==> flow/design.v <==
module slave_apb ( 
                   output reg [ 8-1 : 0 ]   prdata, 			 
                   output reg                         pready, 			 
                   output reg                         pslverr,			 
		   input                	      penable,                   
                   input                	      pwrite, 			 
                   input 	         	      psel,  			 
                   input                              pclk,   			 
                   input                	      presetn, 			 
                   input      [ 8-1 : 0 ]   paddr,  			 
                   input      [ 8-1 : 0 ]   pwdata 			 
                   );
  parameter         IDLE    = 2'd0;              				 
  parameter         SETUP   = 2'd1;
  parameter         ENABLE  = 2'd2;
  reg   [ 2-1 : 0 ]   pre_state;   					 
  reg   [ 2-1 : 0 ]   nxt_state;
  reg   [ 8-1 : 0 ]    mem [ 0 : 200 ]; 		 
  reg   [ 8-1 : 0 ]    prdata_c;
  reg pready_c;
  reg pslverr_c;
  reg mem_we_c;
  always @ ( posedge pclk or negedge presetn )
  	begin 
    	     if ( ! presetn )
      			pre_state <= IDLE;
    	     else 
      			pre_state <= nxt_state;
  	end 
  always @ ( * ) 
  	begin
    		prdata_c   = 8'd0;
    		pslverr_c  = 1'b0;
    		pready_c   = 1'b0;
    		mem_we_c   = 1'b0;
    	 	nxt_state  = IDLE;     
		case ( pre_state )
			IDLE   : begin  
          				if ( psel == 1 ) 
            					nxt_state = SETUP;
	        			else
          				     begin
            					nxt_state = IDLE;
  	        				prdata_c = 8'd0;
          				     end
        			end  
      		      SETUP  : begin  
          				nxt_state  = ENABLE;
        			end  
		     ENABLE : begin  
				    pready_c = psel;
						if ( psel == 1 )   
              						nxt_state    = SETUP;
            					else
              						nxt_state    = IDLE; 
		      		    if(paddr <= 200)
          				begin
            					pslverr_c      = 1'b0;
	         				 if(!pwrite)      
              						prdata_c     = mem [ paddr ];
            					else 
	            					mem_we_c     = psel;
          			        end  
				else
				        pslverr_c     = psel;
        		     end  
                  default : nxt_state = IDLE;
    endcase
  end  
  always @ ( posedge pclk )
  	if ( mem_we_c )
  		mem [ paddr ] <= pwdata;
  always @ ( posedge pclk or negedge presetn)
 	 begin
    		if ( ! presetn)
    			begin
      				prdata    <= 8'b0;
      				pready    <= 1'b0;
      				pslverr   <= 1'b0;
    			end  
    	     else
    		begin
      			pready  <= pready_c;
      		   if ( ( pre_state == ENABLE ) )
      			begin
        			prdata  <= prdata_c;
        			pslverr <= pslverr_c;
      			end
    		end
  	end
endmodule
make LEC_CHECK=0 CAP_MARGIN=0 CORE_MARGIN=2 CORE_UTILIZATION=72 CTS_CLUSTER_DIAMETER=358 CTS_CLUSTER_SIZE=14 HOLD_SLACK_MARGIN=0.29 PLACE_DENSITY_LB_ADDON=0.15 SETUP_SLACK_MARGIN=0.86 SLEW_MARGIN=20 finish   # period 3.03 ns
run.sh (not shown) runs the stock make flow with config.mk's settings and CLKGATE_MAP_FILE=.
Next try:
CAP_MARGIN = 20   (was 0)
CTS_CLUSTER_DIAMETER = 41   (was 358)
CTS_CLUSTER_SIZE = 15   (was 14)
HOLD_SLACK_MARGIN = not set   (was 0.29)
PLACE_DENSITY = 0.38   (was not set)
PLACE_DENSITY_LB_ADDON = not set   (was 0.15)
SETUP_SLACK_MARGIN = 0.88   (was 0.86)
Outcome:
- The changed run passed the timing, design-rule and antenna checks
- flip-flop count is unchanged
- routed wire length shrinks by a few percent
- cell area grows by a few percent
- synthesized area does not change
- fmax shrinks by a few percent
- worst setup slack gets worse by 0.058 ns
Next try:
ABC_AREA = 1   (was not set)
CORE_ASPECT_RATIO = 1.43   (was not set)
CTS_CLUSTER_DIAMETER = 326   (was 41)
CTS_CLUSTER_SIZE = 10   (was 15)
PLACE_DENSITY = 0.6   (was 0.38)
SETUP_SLACK_MARGIN = 0.91   (was 0.88)
SLEW_MARGIN = 40   (was 20)
Result: Die area increases by a few percent. Design area went up by a few percent. Worst setup slack gets better by 0.27 ns. Sequential share of layout area fell by 2.7 points. Total power goes down slightly. Critical path depth rises by 6. Routed wire length is higher by roughly a tenth.
Next try:
ABC_AREA = not set   (was 1)
CORE_ASPECT_RATIO = not set   (was 1.43)
CTS_CLUSTER_DIAMETER = not set   (was 326)
CTS_CLUSTER_SIZE = 15   (was 10)
PLACE_DENSITY = not set   (was 0.6)
SETUP_SLACK_MARGIN = 0.78   (was 0.91)
SLEW_MARGIN = 20   (was 40)
What happened:
- routed wire length went down by 8.3%
- hold slack gains 0.16 ns
- cell area came out lower by 5.1%
- final cell count is lower by 41%
- flip-flop count does not change
- global-route usage goes down by 1.7 points
- critical path depth decreases by 5
- register-to-register slack gets worse by 0.25 ns
- setup slack gets worse by 0.24 ns
Next try:
CELL_PAD_IN_SITES_DETAIL_PLACEMENT = 0   (was not set)
CTS_CLUSTER_DIAMETER = 213   (was not set)
HOLD_SLACK_MARGIN = 0.29   (was not set)
PLACE_DENSITY = 0.69   (was not set)
SLEW_MARGIN = 25   (was 20)
TNS_END_PERCENT = 60   (was not set)
Result: Core utilization went down by 0.22 points. Synthesized area is unchanged. Clock skew stays flat. Via count went up by 0.56%. Design area is about the same.
Next try:
CELL_PAD_IN_SITES_DETAIL_PLACEMENT = not set   (was 0)
CTS_CLUSTER_DIAMETER = 41   (was 213)
HOLD_SLACK_MARGIN = not set   (was 0.29)
PLACE_DENSITY = 0.38   (was 0.69)
SETUP_SLACK_MARGIN = 0.87   (was 0.78)
SLEW_MARGIN = 20   (was 25)
TNS_END_PERCENT = not set   (was 60)
The changed run passed the timing, design-rule and antenna checks; total power rose by 14%; via count rose by 1.4%; clock-buffer cell count goes up by 43; flip-flop count stays the same; clock power is higher by 43%.

---

RTL: the design.v shown in full above, as it stands there.
export LEC_CHECK = 0
export CAP_MARGIN = 20
export CORE_MARGIN = 2
export CORE_UTILIZATION = 72
export CTS_CLUSTER_DIAMETER = 326
export PLACE_DENSITY = 0.6
export SLEW_MARGIN = 20
create_clock -name core_clock -period 3.09 [get_ports {pclk}]
Change:
CTS_CLUSTER_DIAMETER = not set   (was 326)
CTS_CLUSTER_SIZE = 14   (was not set)
SETUP_SLACK_MARGIN = 0.95   (was not set)
clock period = 3.22 ns   (was 3.09 ns; I/O delays follow)
After rerunning: The new run went through all stages and came out clean; sequential power goes down by about 4%; die area does not change; global-route usage rose by 0.39 points; power drops by 4.0%.

---

Starts from the design.v that is shown in full above.
Settings: LEC_CHECK=0, CAP_MARGIN=20, CELL_PAD_IN_SITES_DETAIL_PLACEMENT=0, CORE_MARGIN=2, CORE_UTILIZATION=72, CTS_CLUSTER_DIAMETER=213, CTS_CLUSTER_SIZE=15, HOLD_SLACK_MARGIN=-0.07, PLACE_DENSITY=0.63, SETUP_SLACK_MARGIN=0.78, SLEW_MARGIN=25, TNS_END_PERCENT=40; clock period 3.03 ns.
The starting point finished clean.
==> next run, changes <==
Settings changed: ABC_AREA set to 1, CTS_CLUSTER_SIZE 15 to 14, HOLD_SLACK_MARGIN -0.07 to 0.27, PLACE_DENSITY 0.63 to not set, PLACE_DENSITY_LB_ADDON set to 0.12, SETUP_SLACK_MARGIN 0.78 to 0.87, TNS_END_PERCENT 40 to 85.
Effect: Critical path depth rises by 6; cell area grows by 5.2%; total power rises by 3.9%; setup slack gains 230 ps; die size climbs by 5.6%; combinational power goes up by 13%; sequential cell count stays the same; via count came out higher by 43%.
==> next run, changes <==
Settings changed: ABC_AREA 1 to not set, CAP_MARGIN 20 to 0, CTS_CLUSTER_SIZE 14 to 15, HOLD_SLACK_MARGIN 0.27 to 0.29, PLACE_DENSITY set to 0.69, PLACE_DENSITY_LB_ADDON 0.12 to not set, SETUP_SLACK_MARGIN 0.87 to 0.78, SLEW_MARGIN 25 to 40, TNS_END_PERCENT 85 to 60.
Outcome:
- The changed run finished with timing, DRC and antenna clean
- sequential power is about the same
- clock-buffer cell count decreases by 22
- die area decreases by a few percent
- final cell count decreases by well over a third
- setup slack got worse by 180 ps
- total power decreases by a few percent
- design area decreases by a few percent
- synthesized area decreases by a few percent
==> next run, changes <==
Settings changed: ABC_AREA set to 1, CELL_PAD_IN_SITES_DETAIL_PLACEMENT 0 to not set, CORE_ASPECT_RATIO set to 1.43, CTS_CLUSTER_DIAMETER 213 to 326, CTS_CLUSTER_SIZE 15 to 10, HOLD_SLACK_MARGIN 0.29 to not set, PLACE_DENSITY 0.69 to 0.35, SETUP_SLACK_MARGIN 0.78 to 0.91, TNS_END_PERCENT 60 to not set.
Design area increases by 5.9%.
Combinational power increases by 7.3%.
Clock power increases by 32%.
Wire length increases by 9.0%.
Worst setup slack gets better by 250 ps.
Die area increases by 5.6%.
Sequential power stays flat.
Utilization barely changes.
Power increases by 12%.
Fmax increases by 12%.

---

// slave_apb: RTL as listed in full above, without the edits since
make LEC_CHECK=0 ABC_AREA=1 CAP_MARGIN=20 CORE_MARGIN=2 CORE_UTILIZATION=72 CTS_CLUSTER_DIAMETER=91 CTS_CLUSTER_SIZE=25 PLACE_DENSITY_LB_ADDON=0.26 SETUP_SLACK_MARGIN=0.83 SLEW_MARGIN=20 TNS_END_PERCENT=5 finish   # period 3.14 ns
The first run finished clean.
Rerun with:
- ABC_AREA: 1 -> unset
- CTS_CLUSTER_DIAMETER: 91 -> unset
- CTS_CLUSTER_SIZE: 25 -> 13
- PLACE_DENSITY_LB_ADDON: 0.26 -> 0.02
- SETUP_SLACK_MARGIN: 0.83 -> 0.87
- TNS_END_PERCENT: 5 -> unset
- clock period: 3.14 -> 3.03 ns (I/O delays scaled with it)
The new run produced a clean layout.
First-iteration DRC count drops by a quarter to a third.
Synthesized cell count drops by well over a third.
Die area drops by a few percent.
Wire length drops slightly.
Power climbs by about a fifth.
Area after synthesis drops by a few percent.
Hold slack degrades by 96 ps.
Global-route usage climbs by 1.3 points.
Rerun with:
- ABC_AREA: unset -> 1
- CAP_MARGIN: 20 -> 0
- CTS_CLUSTER_DIAMETER: unset -> 312
- HOLD_SLACK_MARGIN: unset -> 0.3
- PLACE_DENSITY_LB_ADDON: 0.02 -> 0.13
Area after synthesis is higher by 5.6%.
Wire length came out higher by 7.1%.
Register-to-register slack improves by 240 ps.
Clock power drops by about 10%.
Power shrinks by 3.5%.
Cell area rose by 3.2%.
Global-route usage rises by 0.54 points.
Hold slack gains 68 ps.
Worst setup slack improves by 210 ps.
Sequential share of layout area is lower by 2.0 points.
Rerun with:
- ABC_AREA: 1 -> unset
Worst hold slack loses 29 ps. Setup slack loses 130 ps. Routed wire length came out lower by 8.5%. Final cell count came out lower by 41%.
Rerun with:
- CAP_MARGIN: 0 -> 20
- CTS_CLUSTER_DIAMETER: 312 -> 41
- CTS_CLUSTER_SIZE: 13 -> 15
- HOLD_SLACK_MARGIN: 0.3 -> unset
- PLACE_DENSITY: unset -> 0.38
- PLACE_DENSITY_LB_ADDON: 0.13 -> unset
- SETUP_SLACK_MARGIN: 0.87 -> 0.78
- The changed run went through all stages and came out clean
- hold slack degrades by 25 ps
- final area came out higher by 0.71%
- global-route usage came out lower by 0.12 points
Power figures rest on the tool's default switching activity, not on a simulated workload.
